## alu_top
module alu_top (
    input             clk,
    input      [7:0]  a,
    input      [7:0]  b,
    input      [3:0]  sel,
    output reg [15:0] out
);
clock: 17.5 ns
lec_check: 0
cap_margin: 20
core_margin: 2
core_utilization: 58
cts_cluster_diameter: 33
hold_slack_margin: 0.29
setup_slack_margin: 4.76
slew_margin: 20
run.sh (not shown) runs the stock make flow with config.mk's settings and CLKGATE_MAP_FILE=.
The first run died in global routing (5_1_grt), error GRT-0232.
Then changed:
Settings changed: ABC_AREA set to 1, CORE_UTILIZATION 58 to 60, CTS_CLUSTER_DIAMETER 33 to not set, HOLD_SLACK_MARGIN 0.29 to not set, SETUP_SLACK_MARGIN 4.76 to not set.
Clock period 17.5 ns to 17.0 ns, I/O delays scaled along.
=> The new run stopped in global routing (5_1_grt) (DPL-0038). Synthesized cell count rose by 16%. Die area fell by about 3.4%. Area after synthesis hardly moves.
Then changed:
Settings changed: CORE_UTILIZATION 60 to 72, CTS_CLUSTER_DIAMETER set to 237, CTS_CLUSTER_SIZE set to 100.
Clock period 17.0 ns to 26.1 ns, I/O delays scaled along.
The new run produced a clean layout. Die area drops by about a fifth. Area after synthesis is unchanged. Synthesized cell count is unchanged.
Then changed:
Settings changed: ABC_AREA 1 to not set, CTS_CLUSTER_DIAMETER 237 to not set, CTS_CLUSTER_SIZE 100 to not set, PLACE_DENSITY set to 0.39, SETUP_SLACK_MARGIN set to 3.85.
Clock period 26.1 ns to 17.3 ns, I/O delays scaled along.
With this change the flow failed in detailed placement (3_5_place_dp) with DPL-0038. Die area barely changes. Synthesized area hardly moves. Synthesized cell count went down by roughly a tenth.
Then changed:
Settings changed: CORE_UTILIZATION 72 to 64, PLACE_DENSITY 0.39 to not set, SETUP_SLACK_MARGIN 3.85 to not set, TNS_END_PERCENT set to 5.
Clock period 17.3 ns to 24.6 ns, I/O delays scaled along.
After rerunning:
- The changed run never finished: it broke off in global routing (5_1_grt) with GRT-0232
- die size is higher by 12%
- area after synthesis stays the same
- synthesized cell count stays the same

* * *

Setup of run 1:
The RTL this note starts from:
==> flow/design.v <==
module alu_top (
    input             clk,
    input      [7:0]  a,
    input      [7:0]  b,
    input      [3:0]  sel,
    output reg [15:0] out
);
    reg  [7:0]  a_q, b_q;
    reg  [3:0]  sel_q;
    wire [15:0] alu_out;
    always @(posedge clk) begin
        a_q   <= a;
        b_q   <= b;
        sel_q <= sel;
        out   <= alu_out;
    end
    alu u_alu (.a(a_q), .b(b_q), .sel(sel_q), .out(alu_out));
endmodule

`timescale 1ns / 1ps
module alu(
    input [7:0] a,b,
    input [3:0] sel,
    output reg [15:0] out
    );
    always@(*)
        begin
            case(sel)
                4'b0000 : out=a+b;
                4'b0001 : out=a+1;
                4'b0010 : out=a-b;
                4'b0011 : out=a*b;
                4'b0100 : out=(b==0) ? 16'd0 : a/b;
                4'b0101 : out=(b==0) ? 16'd0 : a%b;
                4'b0110 : out=a&b;
                4'b0111 : out=a|b;
                4'b1000 : out=~(a&b);
                4'b1001 : out=~(a|b);
                4'b1010 : out=a^b;
                default: out=0;
            endcase        
        end    
endmodule
Settings: LEC_CHECK=0, CAP_MARGIN=0, CELL_PAD_IN_SITES_DETAIL_PLACEMENT=1, CELL_PAD_IN_SITES_GLOBAL_PLACEMENT=2, CORE_ASPECT_RATIO=1.14, CORE_MARGIN=3, CORE_UTILIZATION=47, CTS_CLUSTER_SIZE=86, GPL_ROUTABILITY_DRIVEN=0, GPL_TIMING_DRIVEN=0, MAX_ROUTING_LAYER=met4, MIN_ROUTING_LAYER=met2, PLACE_DENSITY_LB_ADDON=0.15, SLEW_MARGIN=20; clock period 32.0 ns.
[inputs] run 2 vs run 1
Settings: a deleted CELL_PAD_IN_SITES_DETAIL_PLACEMENT that had been 1; a deleted CELL_PAD_IN_SITES_GLOBAL_PLACEMENT that had been 2; a deleted CORE_ASPECT_RATIO that had been 1.14; a deleted GPL_TIMING_DRIVEN that had been 0; a deleted GPL_ROUTABILITY_DRIVEN that had been 0; a deleted MAX_ROUTING_LAYER that had been met4; a change of CORE_MARGIN from 3 to 2; a deleted MIN_ROUTING_LAYER that had been met2; a change of CAP_MARGIN from 0 to 20; a deleted PLACE_DENSITY_LB_ADDON that had been 0.15; a change of CORE_UTILIZATION from 47 to 65; a deleted CTS_CLUSTER_SIZE that had been 86; a change of the clock period (ns, I/O delays scaled along) from 32.0 to 26.2.
### Flow results
- Run 2 ran in full, but the layout does not pass; the checks complain about setup timing.
- Every stage of the flow completed for run 1, and the final layout passed the timing, design-rule and antenna checks.
- On portion of the layout cell area used by clock cells, run 2 and run 1 are neck and neck.
- The portion of the clock cycle consumed by the worst path in the final layout in run 2 sits 11 points above the value recorded for run 1.
- On wire length of the first global-routing pass, run 2 and run 1 are neck and neck.
- Sequential fraction of the synthesis area: run 2 vs run 1 identical
- Taking run 1 as the reference, in run 2 sequential share of layout area lost 0.82 points; pin count of the biggest net entering global routing shows an increase of 7; final wirelength +16%.
- Changes observed in run 2 relative to run 1: minimum clock period after layout fell 2.71 ns.
What run 3 does differently from run 2 at the input level:
Settings: TNS_END_PERCENT newly set to 5; HOLD_SLACK_MARGIN newly set to -0.08; CORE_UTILIZATION changed from 65 to 68; CTS_CLUSTER_SIZE newly set to 89.
## What came out
- The layout from run 3, despite a flow that completed every stage, fails the layout checks, with the failing checks listed as setup timing.
- Run 2 ended up with out[0] as its last element of the critical path; run 3 ended up with out[4].
- Taking run 2 as the reference point, the post-CTS resize count of run 3 rises by 9.
- Looking only at final area, and setting everything else aside, the lower value of run 2 and run 3 goes to run 3.
- Run 2 → run 3: synthesis-to-layout area growth now sits lower; met2 wire length now sits lower.
- Between run 2 and run 3, the clock-pin transition on the worst setup and hold timing paths figures differ only marginally.
- Compared with run 2, in run 3 relative area of non-clock buffer cells in the final design now sits lower, post-layout instance count excluding filler cells now sits lower.
- For run 2, the cell with the largest stage delay on the worst path was or4_1, unlike run 3, where it was or4_4.

* * *

## run A
RTL: the design.v shown in full above, as it stands there.
clock: 17.5 ns
lec_check: 0
cap_margin: 20
core_margin: 2
core_utilization: 58
setup_slack_margin: 4.76
slew_margin: 20
Run A did not run to completion, as it errored out during global routing (5_1_grt).
The following lists how run B was set up differently from run A:
# run A
export LEC_CHECK = 0
export CAP_MARGIN = 20
export CORE_MARGIN = 2
export CORE_UTILIZATION = 58
export SETUP_SLACK_MARGIN = 4.76
export SLEW_MARGIN = 20
create_clock -name core_clock -period 17.5 [get_ports {clk}]
# run B
export LEC_CHECK = 0
export CAP_MARGIN = 20
export CORE_MARGIN = 2
export CORE_UTILIZATION = 40
export SLEW_MARGIN = 20
create_clock -name core_clock -period 30.6 [get_ports {clk}]
Results
- Horizontal die size, run A and run B: larger value in run B
- Higher core footprint was reported by run B, not run A.
- Reported for run A and run B, post-synthesis sequential element count turned out identical to the last digit.
- Looking at the reports, run B completed the entire flow and the layout it produced met the timing, design-rule and antenna checks.
- Run B improves on run A in worst slack at placement.
- Per the comparison of run B with run A, placement-stage cell area fell by 0.0031 sq mm, die size rose by 44%, number of setup buffers added after CTS now smaller.
Modified inputs, run C compared to run B
# run B
export LEC_CHECK = 0
export CAP_MARGIN = 20
export CORE_MARGIN = 2
export CORE_UTILIZATION = 40
export SLEW_MARGIN = 20
create_clock -name core_clock -period 30.6 [get_ports {clk}]
# run C
export LEC_CHECK = 0
export ABC_AREA = 1
export CAP_MARGIN = 20
export CORE_MARGIN = 2
export CORE_UTILIZATION = 62
export SLEW_MARGIN = 20
create_clock -name core_clock -period 24.6 [get_ports {clk}]
==> results <==
When run C is set beside run B, its end-of-flow core utilization turns out to be 34 points larger.
Tightest hold margin: run C vs run B down 16 ps
Post-route worst setup slack for run C: 810 ps down relative to run B
On total standard cell area after synthesis, run B tracks run C almost exactly.
Looking only at routability congestion estimate, and setting everything else aside, the lower value of run B and run C goes to run B.
Changes observed in run C relative to run B: global-route usage increased by 8.8 points relative to the old numbers; first-pass GRT wire length decreased by 11% relative to the old numbers; number of logic inverters in the finished layout increased by 201 relative to the old numbers.
Modified inputs, run D compared to run C
# run C
export LEC_CHECK = 0
export ABC_AREA = 1
export CAP_MARGIN = 20
export CORE_MARGIN = 2
export CORE_UTILIZATION = 62
export SLEW_MARGIN = 20
create_clock -name core_clock -period 24.6 [get_ports {clk}]
# run D
export LEC_CHECK = 0
export CAP_MARGIN = 20
export CORE_MARGIN = 2
export CORE_UTILIZATION = 40
export SLEW_MARGIN = 20
create_clock -name core_clock -period 32.0 [get_ports {clk}]
Results
Compared to run C, the routing of run D uses more wire.
| register share after synthesis | run C vs run D | ≈ equal |
Relative to run C, the ratio of final minimum period to clock period of run D is lower by 2.8 points.
Run D reports its launching instance or port of the critical path as b_q[4] while run C reports b_q[5].
Run D — final-layout clock-cell area share 0.18 points higher, run C as reference
Run D against run C: die area now larger, number of detailed-routing iterations run before antenna repair grew by 2, sequential share of layout area shows an increase of 0.58 points, layout overhead on the synthesized area shows a reduction of 14 points.
Of run C and run D, the run reporting the lower count of cell instances traversed by the critical path was run D.

* * *

Setup of build 5:
// alu_top: RTL as listed in full above, without the edits since
clock: 26.9 ns
lec_check: 0
cap_margin: 20
core_margin: 2
core_utilization: 65
hold_slack_margin: -0.08
slew_margin: 20
tns_end_percent: 5
The final report for build 5 shows a completed flow and a layout that fails verification, specifically setup timing.
diff inputs: build 5 => build 42
# build 5
export LEC_CHECK = 0
export CAP_MARGIN = 20
export CORE_MARGIN = 2
export CORE_UTILIZATION = 65
export HOLD_SLACK_MARGIN = -0.08
export SLEW_MARGIN = 20
export TNS_END_PERCENT = 5
create_clock -name core_clock -period 26.9 [get_ports {clk}]
# build 42
export LEC_CHECK = 0
export ABC_AREA = 1
export CAP_MARGIN = 20
export CORE_MARGIN = 2
export CORE_UTILIZATION = 67
export PLACE_DENSITY_LB_ADDON = 0.3
export SLEW_MARGIN = 20
create_clock -name core_clock -period 32.0 [get_ports {clk}]
[summary]
Compared with build 5, build 42 shows a via-per-instance ratio that is 19% lower.
The flow did not stop early for build 42: all stages ran, and the layout cleared the timing, design-rule and antenna checks.
Lower die height was reported by build 42, not build 5.
Per the comparison of build 42 with build 5, number of placement rows now smaller; summed area of non-filler cells in the final layout now smaller.
The inputs of build 61 differ from those of build 42 as listed below.
# build 42
export LEC_CHECK = 0
export ABC_AREA = 1
export CAP_MARGIN = 20
export CORE_MARGIN = 2
export CORE_UTILIZATION = 67
export PLACE_DENSITY_LB_ADDON = 0.3
export SLEW_MARGIN = 20
create_clock -name core_clock -period 32.0 [get_ports {clk}]
# build 61
export LEC_CHECK = 0
export CAP_MARGIN = 20
export CORE_MARGIN = 2
export CORE_UTILIZATION = 68
export SLEW_MARGIN = 20
create_clock -name core_clock -period 34.3 [get_ports {clk}]
## What came out
Diff build 42 -> build 61 | total routing usage reported by global routing | increase of 4.4 points
Synthesized cell count was lower in build 61 than in build 42.
Of the two values seen for cell type of the slowest stage on the worst timing path, or4_4 was produced by build 61 and inv_2 by build 42.
For the count of cells along the worst hold path, build 61 came in 2 lower than build 42 did.
Build 42 leaves more setup margin than build 61.
Compared to build 42, build 61 has cell area after layout about 2.5% higher.

* * *

delta:
RTL: the design.v shown in full above, as it stands there.
Settings: LEC_CHECK=0, CAP_MARGIN=20, CELL_PAD_IN_SITES_GLOBAL_PLACEMENT=2, CORE_MARGIN=2, CORE_UTILIZATION=40, CTS_CLUSTER_SIZE=69, PLACE_DENSITY=0.51, SLEW_MARGIN=20, TNS_END_PERCENT=25; clock period 52.9 ns.
delta was carried through to the last stage, and its layout satisfied the timing, design-rule and antenna checks.
Inputs modified between delta and xenon:
Settings: CELL_PAD_IN_SITES_GLOBAL_PLACEMENT removed (was 2); CTS_CLUSTER_SIZE changed from 69 to 99; CTS_CLUSTER_DIAMETER newly set to 399; PLACE_DENSITY removed (was 0.51); the clock period (ns, I/O delays scaled along) changed from 52.9 to 32.0.
### Flow results
Re final cell count: xenon is about 1% up on delta. Looking at start point of the critical path, the b_q[0] result is from delta; the b_q[4] one comes from xenon. Final hold slack delta (xenon -> delta): insignificant. Routed wire length came out lower on xenon than on delta. xenon vs delta, via count went up by about 2%. Against delta, global-route wire length before repair in xenon fell by a few percent. Multi-input logic area went up by a few percent going from delta to xenon. As far as number of placement rows is concerned, xenon and delta perform about the same.
The inputs of amber differ from those of xenon as listed below.
Settings: clearing CTS_CLUSTER_SIZE, which used to be 99; clearing CTS_CLUSTER_DIAMETER, which used to be 399; swapping 25 for 5 in TNS_END_PERCENT; putting CORE_ASPECT_RATIO at 1.17 where nothing was set; putting CELL_PAD_IN_SITES_GLOBAL_PLACEMENT at 1 where nothing was set.
[summary]
As far as maximum clock path buffer count goes, xenon and amber are indistinguishable; the numbers are identical.
Compared with xenon, in amber total wire length after detailed routing shows an increase of about 14%.
Count of input and output buffers essentially unchanged between amber and xenon.
Looking at the reports, amber completed the entire flow and the layout it produced met the timing, design-rule and antenna checks.
Modified inputs, zinc compared to amber
Settings: PLACE_DENSITY_LB_ADDON now 0.02, previously not set; MIN_ROUTING_LAYER now met1, previously not set; MAX_ROUTING_LAYER now met4, previously not set; TNS_END_PERCENT no longer set, was 5; CELL_PAD_IN_SITES_DETAIL_PLACEMENT now 1, previously not set; CELL_PAD_IN_SITES_GLOBAL_PLACEMENT no longer set, was 1; CTS_CLUSTER_SIZE now 51, previously not set; CORE_ASPECT_RATIO now 1.14, was 1.17.
Results
Looking at the reports, zinc completed the entire flow and the layout it produced met the timing, design-rule and antenna checks.
Sort zinc and amber by first-pass GRT wire length, descending, and zinc comes first.
Comparing amber with zinc, the count of clock-buffer cells in the layout came out essentially unchanged.
| width of the die | zinc vs amber | about 1.3% higher |
Comparing amber against zinc, there is no change at all in basic-gate share of the synthesized area counting and, or, nand and nor cells.
On final clock period utilization by the worst path, amber tracks zinc almost exactly.
In the flow results for zinc and amber, the global-route usage is smaller on amber.
Relative to amber, the setup slack after placement of zinc is lower by 0.077 ns.
Multiplexer share of the synthesized area: amber vs zinc identical
Setup slack: zinc worse than amber
The arrival time at the worst endpoint in zinc sits 0.02 ns below the value recorded for amber.

* * *

wip/nickel:
Starts from the design.v that is shown in full above.
Settings: LEC_CHECK=0, CAP_MARGIN=15, CELL_PAD_IN_SITES_GLOBAL_PLACEMENT=3, CORE_ASPECT_RATIO=0.79, CORE_MARGIN=2, CORE_UTILIZATION=33, GPL_TIMING_DRIVEN=0, PLACE_DENSITY_LB_ADDON=0.1, SETUP_SLACK_MARGIN=2.94, SLEW_MARGIN=40, TNS_END_PERCENT=5; clock period 19.3 ns.
[flow] wip/nickel | stages: complete | final checks: fail | reason: setup timing
--- input diff wip/nickel..wip/lagoon ---
- CORE_UTILIZATION now 26, was 33
- CTS_CLUSTER_DIAMETER now 335, previously not set
- CELL_PAD_IN_SITES_GLOBAL_PLACEMENT now 0, was 3
- CAP_MARGIN now 0, was 15
- CORE_ASPECT_RATIO now 0.86, was 0.79
- TNS_END_PERCENT now 60, was 5
- GPL_ROUTABILITY_DRIVEN now 0, previously not set
- ABC_AREA now 1, previously not set
- GPL_TIMING_DRIVEN no longer set, was 0
- SETUP_SLACK_MARGIN no longer set, was 2.94
==> comparison <==
- Across wip/nickel and wip/lagoon, no clean finish was achieved.
- From the logs: wip/nickel reached the end of the flow and failed the layout checks with setup timing.
- The layout from wip/lagoon, despite a flow that completed every stage, fails the layout checks, with the failing checks listed as setup timing.
- Compared to wip/nickel, wip/lagoon was floorplanned on a bigger die.
- Relative to wip/nickel, via count of the first global-routing pass has increased by about 7% in wip/lagoon.
- When wip/lagoon is measured against wip/nickel, its largest stage delay on the critical path turns out 0.16 ns lower.
- Comparing wip/nickel and wip/lagoon, fraction of the core area occupied by cells at floorplan is higher on wip/nickel.
- [compare] base=wip/nickel new=wip/lagoon: worst setup slack rose by 5.35 ns, mux share of post-synthesis cell area lower, finished layout cell area up about 16%, overall die width went up.
- The more densely filled core belongs to wip/nickel, not wip/lagoon.
Here is what was changed in the inputs of wip/juniper compared with wip/lagoon.
- a deleted CTS_CLUSTER_DIAMETER that had been 335
- a change of CORE_UTILIZATION from 26 to 72
- an added SETUP_SLACK_MARGIN of -2.0
- a deleted GPL_ROUTABILITY_DRIVEN that had been 0
- a change of TNS_END_PERCENT from 60 to 5
- an added CTS_CLUSTER_SIZE of 91
- a change of CORE_ASPECT_RATIO from 0.86 to 0.91
- a change of CAP_MARGIN from 0 to 15
- a deleted ABC_AREA that had been 1
- a change of the clock period (ns, I/O delays scaled along) from 19.3 to 27.0
Notes after the runs:
The runs compared here, wip/lagoon and wip/juniper, all ended either early or with open violations. The final report for wip/lagoon shows a completed flow and a layout that fails verification, specifically setup timing. Run comparison: wip/juniper critical path startpoint b_q[0]; wip/lagoon critical path startpoint b_q[7]. wip/juniper -> wip/lagoon: yosys-reported design area after synthesis flat. Detailed-routed wire length on met2 came out lower on wip/juniper than on wip/lagoon. Against wip/lagoon, wip/juniper comes in 18 points higher on multi-input gate share of total cell area. Diff wip/lagoon -> wip/juniper: upper clock frequency limit lower, die height lower, distinct cell type count after synthesis higher, die size lower. The global-route total usage across every layer reported for wip/juniper is greater than that of wip/lagoon by 27 points. Diff wip/lagoon -> wip/juniper | total non-filler cell area in the finished layout | down by more than a quarter. Higher via count of the first global-routing pass was reported by wip/lagoon, not wip/juniper.
For wip/willow, these inputs were changed with respect to wip/juniper:
- HOLD_SLACK_MARGIN newly set to 0.3
- the clock period (ns, I/O delays scaled along) changed from 27.0 to 23.6
[summary]
- Stage in which a tool error killed wip/willow: detailed placement.
- Comparing wip/juniper against wip/willow, there is no change at all in number of top-level pins.
- Area of the mapped netlist came out exactly the same in wip/willow and wip/juniper.
- Diff wip/juniper..wip/willow | fraction of the mapped netlist area in adder cells | unchanged
- The synthesized netlist cell count of wip/willow and that of wip/juniper are within noise of each other.
diff inputs: wip/willow => wip/umber
- removing PLACE_DENSITY_LB_ADDON (formerly 0.1)
- removing HOLD_SLACK_MARGIN (formerly 0.3)
- changing CORE_ASPECT_RATIO from 0.91 to 0.79
- removing CTS_CLUSTER_SIZE (formerly 91)
- changing CORE_UTILIZATION from 72 to 65
- setting CTS_CLUSTER_DIAMETER to 26 for the first time
- changing SETUP_SLACK_MARGIN from -2.0 to 2.94
- changing the clock period (ns, I/O delays scaled along) from 23.6 to 15.8
==> results <==
FAIL wip/umber @ clock tree synthesis: tool exited with error
Synthesized cell count: wip/willow vs wip/umber — no meaningful difference
Re fraction of the core area occupied by cells at floorplan: wip/willow and wip/umber aren't equal, and the higher value belongs to wip/willow.
Re summed standard-cell area reported by yosys: no difference whatsoever between wip/willow and wip/umber.
Reported for wip/willow and wip/umber, synthesized area per cell turned out identical to the last digit.
Going from wip/willow to wip/umber, count of flip-flops with a built-in enable after synthesis barely changed; and-or/or-and share of the synthesized area flat; final weighted congestion in routability-driven placement decreased 5.3%.
Register area share after synthesis came out exactly the same in wip/willow and wip/umber.
Looking only at overall die height, and setting everything else aside, the lower value of wip/willow and wip/umber goes to wip/umber.
Re horizontal die dimension: wip/umber is 16 um up on wip/willow.
For die area, dividing the value from wip/willow by the value from wip/umber gives 0.905.
